job 101:
==> flow/design.v (excerpt) <==
module RandomNumberGenerator(clk, rst, load, key_x, seed_r, seed_g, seed_b, Rout, Gout, Bout, Key_ready);
make LEC_CHECK=0 ABC_AREA=0 CAP_MARGIN=20 CELL_PAD_IN_SITES_DETAIL_PLACEMENT=0 CELL_PAD_IN_SITES_GLOBAL_PLACEMENT=0 CORE_ASPECT_RATIO=0.62 CORE_MARGIN=2 CORE_UTILIZATION=72 GPL_ROUTABILITY_DRIVEN=1 GPL_TIMING_DRIVEN=1 MAX_ROUTING_LAYER=met5 MIN_ROUTING_LAYER=met1 PLACE_DENSITY=0.78 SLEW_MARGIN=20 TNS_END_PERCENT=100 finish   # period 5.7 ns
run.sh (not shown) runs the stock make flow with config.mk's settings and CLKGATE_MAP_FILE=.
Job 101 finished all stages; however, its layout fails the closing checks, the failures being setup timing.
Modified inputs, job 102 compared to job 101
- CTS_CLUSTER_DIAMETER: unset -> 228
- TNS_END_PERCENT: 100 -> 75
- MAX_ROUTING_LAYER: met5 -> unset
- PLACE_DENSITY: 0.78 -> unset
- GPL_TIMING_DRIVEN: 1 -> unset
- CELL_PAD_IN_SITES_DETAIL_PLACEMENT: 0 -> unset
- GPL_ROUTABILITY_DRIVEN: 1 -> unset
- ABC_AREA: 0 -> unset
- MIN_ROUTING_LAYER: met1 -> unset
- CORE_ASPECT_RATIO: 0.62 -> unset
- CELL_PAD_IN_SITES_GLOBAL_PLACEMENT: 0 -> unset
- the clock period (ns, I/O delays scaled along): 5.7 -> 8.75
### Flow results
- Job 102 went all the way through synthesis, placement and routing and the layout is clean on timing, DRC and antenna.
- Comparing worst setup slack for job 102 and job 101, the bigger number came from job 102.
- x_square[28] as the capture point of the critical path was reported by job 102, and x_square[27] by job 101.
- Final total negative setup slack (higher): job 102
- Summary of job 102 over job 101: shortest clock period the worst path allows after layout up 0.38 ns; Yosys chip area flat.
- [compare] base=job 101 new=job 102: synthesized area stayed essentially flat, final cycle utilization of the critical path down 35 points.
## Diff of input files: job 103 against job 102
- an added ABC_AREA of 1
- a deleted TNS_END_PERCENT that had been 75
- a change of CTS_CLUSTER_DIAMETER from 228 to 202
- an added PLACE_DENSITY of 0.8
- an added HOLD_SLACK_MARGIN of -0.1
- a change of the clock period (ns, I/O delays scaled along) from 8.75 to 5.94
Results
Job 103 finished every step from synthesis to the final layout, and the layout passed the timing, design-rule and antenna checks. Re worst-path maximum fanout: job 103 and job 102 aren't equal, and the lower value belongs to job 103. Job 103 ended with more layout overhead on the synthesized area than job 102. Job 103: netlist area before placement 960 µm² above job 102. Diff job 102..job 103 | total antenna diodes in the routed design | unchanged. There was hardly any difference in worst hold slack between job 102 and job 103. Relative to job 102, met1 wire length increased by 23% in job 103. Via count (job 102 / job 103): 0.77.

---

RandomNumberGenerator again, from the RTL that the note above started with.
Settings: LEC_CHECK=0, ABC_AREA=1, CAP_MARGIN=20, CORE_MARGIN=2, CORE_UTILIZATION=70, CTS_CLUSTER_DIAMETER=201, CTS_CLUSTER_SIZE=36, HOLD_SLACK_MARGIN=-0.08, SLEW_MARGIN=20; clock period 5.87 ns.
The starting point completed with no timing, DRC or antenna violations.
Rerun with:
Settings changed: ABC_AREA 1 to 0, SETUP_SLACK_MARGIN set to 1.69.
What happened: With this change the flow produced a layout that fails on negative setup slack. Core utilization is higher by 9.6 points. Die size decreases by 6.7%. Final cell count came out lower by 18%.
Rerun with:
Settings changed: ABC_AREA 0 to unset, CORE_UTILIZATION 70 to 65, CTS_CLUSTER_DIAMETER 201 to unset, CTS_CLUSTER_SIZE 36 to unset, HOLD_SLACK_MARGIN -0.08 to unset, SETUP_SLACK_MARGIN 1.69 to unset, TNS_END_PERCENT set to 75.
Clock period 5.87 ns to 7.31 ns, I/O delays scaled along.
With this change the flow went through all stages and came out clean.
Core utilization went down by 17 points.
Die size climbs by 7.5%.
Setup slack gets better by 0.89 ns.
Fmax decreases by 8.2%.
Global-route usage decreases by 7.2 points.
Sequential share of layout area rose by 2.8 points.
Hold slack gets worse by 0.0077 ns.
Rerun with:
Settings changed: CORE_UTILIZATION 65 to 40, CTS_CLUSTER_SIZE set to 79, TNS_END_PERCENT 75 to 5.
Clock period 7.31 ns to 10.0 ns, I/O delays scaled along.
Routed wire length went up by a few percent. Clock-buffer cell count does not change.
Rerun with:
Settings changed: ABC_AREA set to 1, CAP_MARGIN 20 to 0, CORE_UTILIZATION 40 to 23, CTS_CLUSTER_SIZE 79 to 40, GPL_ROUTABILITY_DRIVEN set to 0, GPL_TIMING_DRIVEN set to 0, HOLD_SLACK_MARGIN set to 0.2, SLEW_MARGIN 20 to 10.
After rerunning: Setup slack got worse by 0.034 ns; fmax drops by 0.50%; sequential share of layout area drops by 2.2 points; flip-flop count is unchanged; first-iteration DRC count climbs by 40%; die area climbs by 85%.
Rerun with:
Settings changed: ABC_AREA 1 to unset, CAP_MARGIN 0 to 20, CORE_UTILIZATION 23 to 40, CTS_CLUSTER_SIZE 40 to unset, GPL_ROUTABILITY_DRIVEN 0 to unset, GPL_TIMING_DRIVEN 0 to unset, HOLD_SLACK_MARGIN 0.2 to unset, SLEW_MARGIN 10 to 20, TNS_END_PERCENT 5 to unset.
=> Worst setup slack is better by 0.034 ns; global-route usage rose by 5.8 points; fmax goes up by 0.50%; clock-buffer cell count rises by 2; via count came out lower by 22%; sequential cell count stays the same; design area decreases by about 9%; first-iteration DRC count came out lower by 29%.

---

Setup of nickel:
RandomNumberGenerator again, from the RTL that the note above started with.
export LEC_CHECK = 0
export ABC_AREA = 1
export CAP_MARGIN = 20
export CORE_ASPECT_RATIO = 0.5
export CORE_MARGIN = 2
export CORE_UTILIZATION = 40
export CTS_CLUSTER_DIAMETER = 362
export CTS_CLUSTER_SIZE = 99
export HOLD_SLACK_MARGIN = -0.09
export PLACE_DENSITY_LB_ADDON = 0.28
export SLEW_MARGIN = 20
export TNS_END_PERCENT = 20
create_clock -name core_clock -period 10.0 [get_ports {clk}]
Inputs modified between nickel and willow:
-- flow/config.mk --
<<< nickel, line 10
export CORE_ASPECT_RATIO = 0.5
>>> willow, line 10
export CORE_ASPECT_RATIO = 1.95
<<< nickel, line 16
export PLACE_DENSITY_LB_ADDON = 0.28
>>> willow, line 16
Findings:
- willow: done, clean on timing, DRC and antenna
- nickel completed; timing, DRC and antenna clean
- After synthesis and placement, the instance count of willow is below that of nickel.
- On worst hold slack, willow tracks nickel almost exactly.
- Compared with nickel, willow shows a lower slew at the pin with the worst max-slew slack.

---

Starting RTL as in the previous note.
clock: 6.76 ns
lec_check: 0
cap_margin: 20
core_margin: 2
core_utilization: 64
slew_margin: 20
Next try:
Settings changed: CORE_UTILIZATION 64 to 40.
Clock period 6.76 ns to 6.91 ns, I/O delays scaled along.
Result: The new run went through all stages and came out clean. Cell area is higher by 1.9%. Setup slack gains 190 ps. Global-route usage is lower by 10 points.
Next try:
Settings changed: ABC_AREA set to 1, CORE_UTILIZATION 40 to 71, PLACE_DENSITY_LB_ADDON set to 0.2.
Clock period 6.91 ns to 5.28 ns, I/O delays scaled along.
- Now the flow completed and failed the layout checks on negative setup slack
- global-route usage rises by 33 points
- final area climbs by 20%
- hold slack is better by 15 ps
Next try:
Settings changed: ABC_AREA 1 to not set, CORE_UTILIZATION 71 to 58, PLACE_DENSITY_LB_ADDON 0.2 to not set.
Clock period 5.28 ns to 5.03 ns, I/O delays scaled along.
The changed run reached the layout checks and failed them: negative setup slack. Setup slack improved by 1200 ps. Clock-buffer cell count goes down by 4. Clock skew is about the same. Routed wire length goes down by 52%. Design area goes down by 6.4%. First-iteration DRC count goes down by 87%. Hold slack got worse by 10 ps. Via count goes down by 38%.
Next try:
Settings changed: CORE_ASPECT_RATIO set to 0.5, CORE_UTILIZATION 58 to 68, TNS_END_PERCENT set to 5.
Clock period 5.03 ns to 10.0 ns, I/O delays scaled along.
After rerunning: Now the flow finished with timing, DRC and antenna clean. Maximum frequency drops by about 19%. First-iteration DRC count climbs by about 20%. Final area drops by about 13%. Routed wire length drops by about 10%. Synthesized cell count does not change. Clock-buffer cell count climbs by 2. Die size drops by 14%. Non-clock buffer count drops by 196.

---

Starting RTL as in the previous note.
## RandomNumberGenerator
module RandomNumberGenerator(clk, rst, load, key_x, seed_r, seed_g, seed_b, Rout, Gout, Bout, Key_ready);
    input wire clk;
    input wire rst;
    input wire load;                  
    input wire [15:0] key_x;          
    input wire [15:0] seed_r;         
    input wire [15:0] seed_g;
    input wire [15:0] seed_b;
    output reg [7:0] Rout;
    output reg [7:0] Gout;
    output reg [7:0] Bout;
    output reg Key_ready;
    wire Rout_bit;
    wire Gout_bit;
    wire Bout_bit;
    reg[15:0] Rlfsr;
    reg[15:0] Glfsr;
    reg[15:0] Blfsr;
    reg [2:0] bit_count;
    wire Rfeedback_lfsr;
    wire Gfeedback_lfsr;
    wire Bfeedback_lfsr;
    wire Rout_lfsr;
    wire Gout_lfsr;
    wire Bout_lfsr;
    reg signed [15:0] x; 
    reg signed [31:0] x_square; 
    reg signed [31:0] x_mult;  
    reg signed [15:0] x_next;
    wire out_chaotic;
    assign Rfeedback_lfsr = Rlfsr[15] ^ Rlfsr[13] ^ Rlfsr[12] ^ Rlfsr[10]; 
    assign Gfeedback_lfsr = Glfsr[15] ^ Glfsr[13] ^ Glfsr[12] ^ Glfsr[10]; 
    assign Bfeedback_lfsr = Blfsr[15] ^ Blfsr[13] ^ Blfsr[12] ^ Blfsr[10]; 
    assign Rout_lfsr = Rlfsr[15];
    assign Gout_lfsr = Glfsr[15];
    assign Bout_lfsr = Blfsr[15];
    assign out_chaotic = x_next[15];
    assign Rout_bit = Rout_lfsr ^ out_chaotic;
    assign Gout_bit = Gout_lfsr ^ out_chaotic;
    assign Bout_bit = Bout_lfsr ^ out_chaotic;
    always @(posedge clk or posedge rst) begin
        if (rst) begin
            Rlfsr <= 16'b0000000000000001;
            Glfsr <= 16'b0000000000000010;
            Blfsr <= 16'b0000000000000011;
            x <= 16'sh7EF0;                          
            Rout <= 8'b0;
            Gout <= 8'b0;
            Bout <= 8'b0;
            Key_ready <= 0;
            bit_count <=0;
            x_square <= 0;
            x_next <= 0;
            x_mult <= 0;
        end
        else if (load) begin
            Rlfsr <= seed_r;
            Glfsr <= seed_g;
            Blfsr <= seed_b;
            x <= key_x;
            Rout <= 8'b0;
  ...
Settings: LEC_CHECK=0, ABC_AREA=1, CAP_MARGIN=20, CELL_PAD_IN_SITES_DETAIL_PLACEMENT=0, CELL_PAD_IN_SITES_GLOBAL_PLACEMENT=1, CORE_ASPECT_RATIO=1.3, CORE_MARGIN=2, CORE_UTILIZATION=66, CTS_CLUSTER_SIZE=20, GPL_ROUTABILITY_DRIVEN=1, GPL_TIMING_DRIVEN=0, MAX_ROUTING_LAYER=met5, MIN_ROUTING_LAYER=met2, PLACE_DENSITY=0.74, SETUP_SLACK_MARGIN=1.33, SLEW_MARGIN=20, TNS_END_PERCENT=55; clock period 4.91 ns.
The first run never finished: it broke off in global placement, error GPL-0301.
Rerun with:
==> flow/config.mk (replaced) <==
export PLATFORM = sky130hd
export DESIGN_NAME = RandomNumberGenerator
export DESIGN_NICKNAME = RandomNumberGenerator
export VERILOG_FILES = /design/flow/design.v
export SDC_FILE = /design/flow/constraint.sdc
export NUM_CORES = 4
export LEC_CHECK = 0
export ABC_AREA = 1
export CAP_MARGIN = 20
export CORE_MARGIN = 2
export CORE_UTILIZATION = 72
export CTS_CLUSTER_SIZE = 99
export SETUP_SLACK_MARGIN = -0.1
export SLEW_MARGIN = 20
==> flow/constraint.sdc (replaced) <==
create_clock -name core_clock -period 5.69 [get_ports {clk}]
set_input_delay 1.1380 -clock core_clock [delete_from_list [all_inputs] [get_ports {clk}]]
set_output_delay 1.1380 -clock core_clock [all_outputs]
set_load 0.01 [all_outputs]
Outcome:
- Now the flow completed and failed the layout checks on negative setup slack
- synthesized area stays the same
- die area goes down by 8.2%
- synthesized cell count is unchanged
Rerun with:
--- a/flow/config.mk
+++ b/flow/config.mk
@@ -12,2 +12,2 @@
-export CTS_CLUSTER_SIZE = 99
-export SETUP_SLACK_MARGIN = -0.1
+export HOLD_SLACK_MARGIN = -0.09
+export PLACE_DENSITY = 0.42
==> flow/constraint.sdc (replaced) <==
create_clock -name core_clock -period 5.46 [get_ports {clk}]
set_input_delay 1.0920 -clock core_clock [delete_from_list [all_inputs] [get_ports {clk}]]
set_output_delay 1.0920 -clock core_clock [all_outputs]
set_load 0.01 [all_outputs]
Effect:
- The changed run completed, yet does not pass: negative setup slack
- die size is unchanged
- sequential share of layout area decreases by 2.1 points
- design area climbs by 10%
- via count rose by about 21%
- count of clock-buffer cells in the layout came out lower by 2
- global-route usage rises by 5.9 points
- fmax is lower by about 6%
- synthesized cell count does not change
- wire length came out higher by about 54%
- worst setup slack got worse by 580 ps
Rerun with:
--- a/flow/config.mk
+++ b/flow/config.mk
@@ -12 +12,2 @@
-export HOLD_SLACK_MARGIN = -0.09
+export CTS_CLUSTER_DIAMETER = 374
+export CTS_CLUSTER_SIZE = 99
@@ -13,0 +15 @@
+export SETUP_SLACK_MARGIN = -0.1
==> flow/constraint.sdc (replaced) <==
create_clock -name core_clock -period 4.5 [get_ports {clk}]
set_input_delay 0.9000 -clock core_clock [delete_from_list [all_inputs] [get_ports {clk}]]
set_output_delay 0.9000 -clock core_clock [all_outputs]
set_load 0.01 [all_outputs]
The new run stopped in global routing.
Area after synthesis does not change.
Die area is unchanged.
Synthesized cell count does not change.
Rerun with:
--- a/flow/config.mk
+++ b/flow/config.mk
@@ -14 +14 @@
-export PLACE_DENSITY = 0.42
+export PLACE_DENSITY = 0.4
==> flow/constraint.sdc (replaced) <==
create_clock -name core_clock -period 5.69 [get_ports {clk}]
set_input_delay 1.1380 -clock core_clock [delete_from_list [all_inputs] [get_ports {clk}]]
set_output_delay 1.1380 -clock core_clock [all_outputs]
set_load 0.01 [all_outputs]
Result:
- With this change the flow reached the layout checks and failed them: negative setup slack
- synthesized area does not change
- die area stays the same
- synthesized cell count is unchanged
Rerun with:
--- a/flow/config.mk
+++ b/flow/config.mk
@@ -8 +7,0 @@
-export ABC_AREA = 1
@@ -12,4 +11 @@
-export CTS_CLUSTER_DIAMETER = 374
-export CTS_CLUSTER_SIZE = 99
-export PLACE_DENSITY = 0.4
-export SETUP_SLACK_MARGIN = -0.1
+export PLACE_DENSITY = 0.8
==> flow/constraint.sdc (replaced) <==
create_clock -name core_clock -period 5.94 [get_ports {clk}]
set_input_delay 1.1880 -clock core_clock [delete_from_list [all_inputs] [get_ports {clk}]]
set_output_delay 1.1880 -clock core_clock [all_outputs]
set_load 0.01 [all_outputs]
The new run finished but failed the layout checks on negative setup slack; worst hold slack barely changes; clock skew hardly moves; synthesized cell count went down by 28%; setup slack loses 100 ps; design area went down by 1.9%; global-route usage hardly moves.
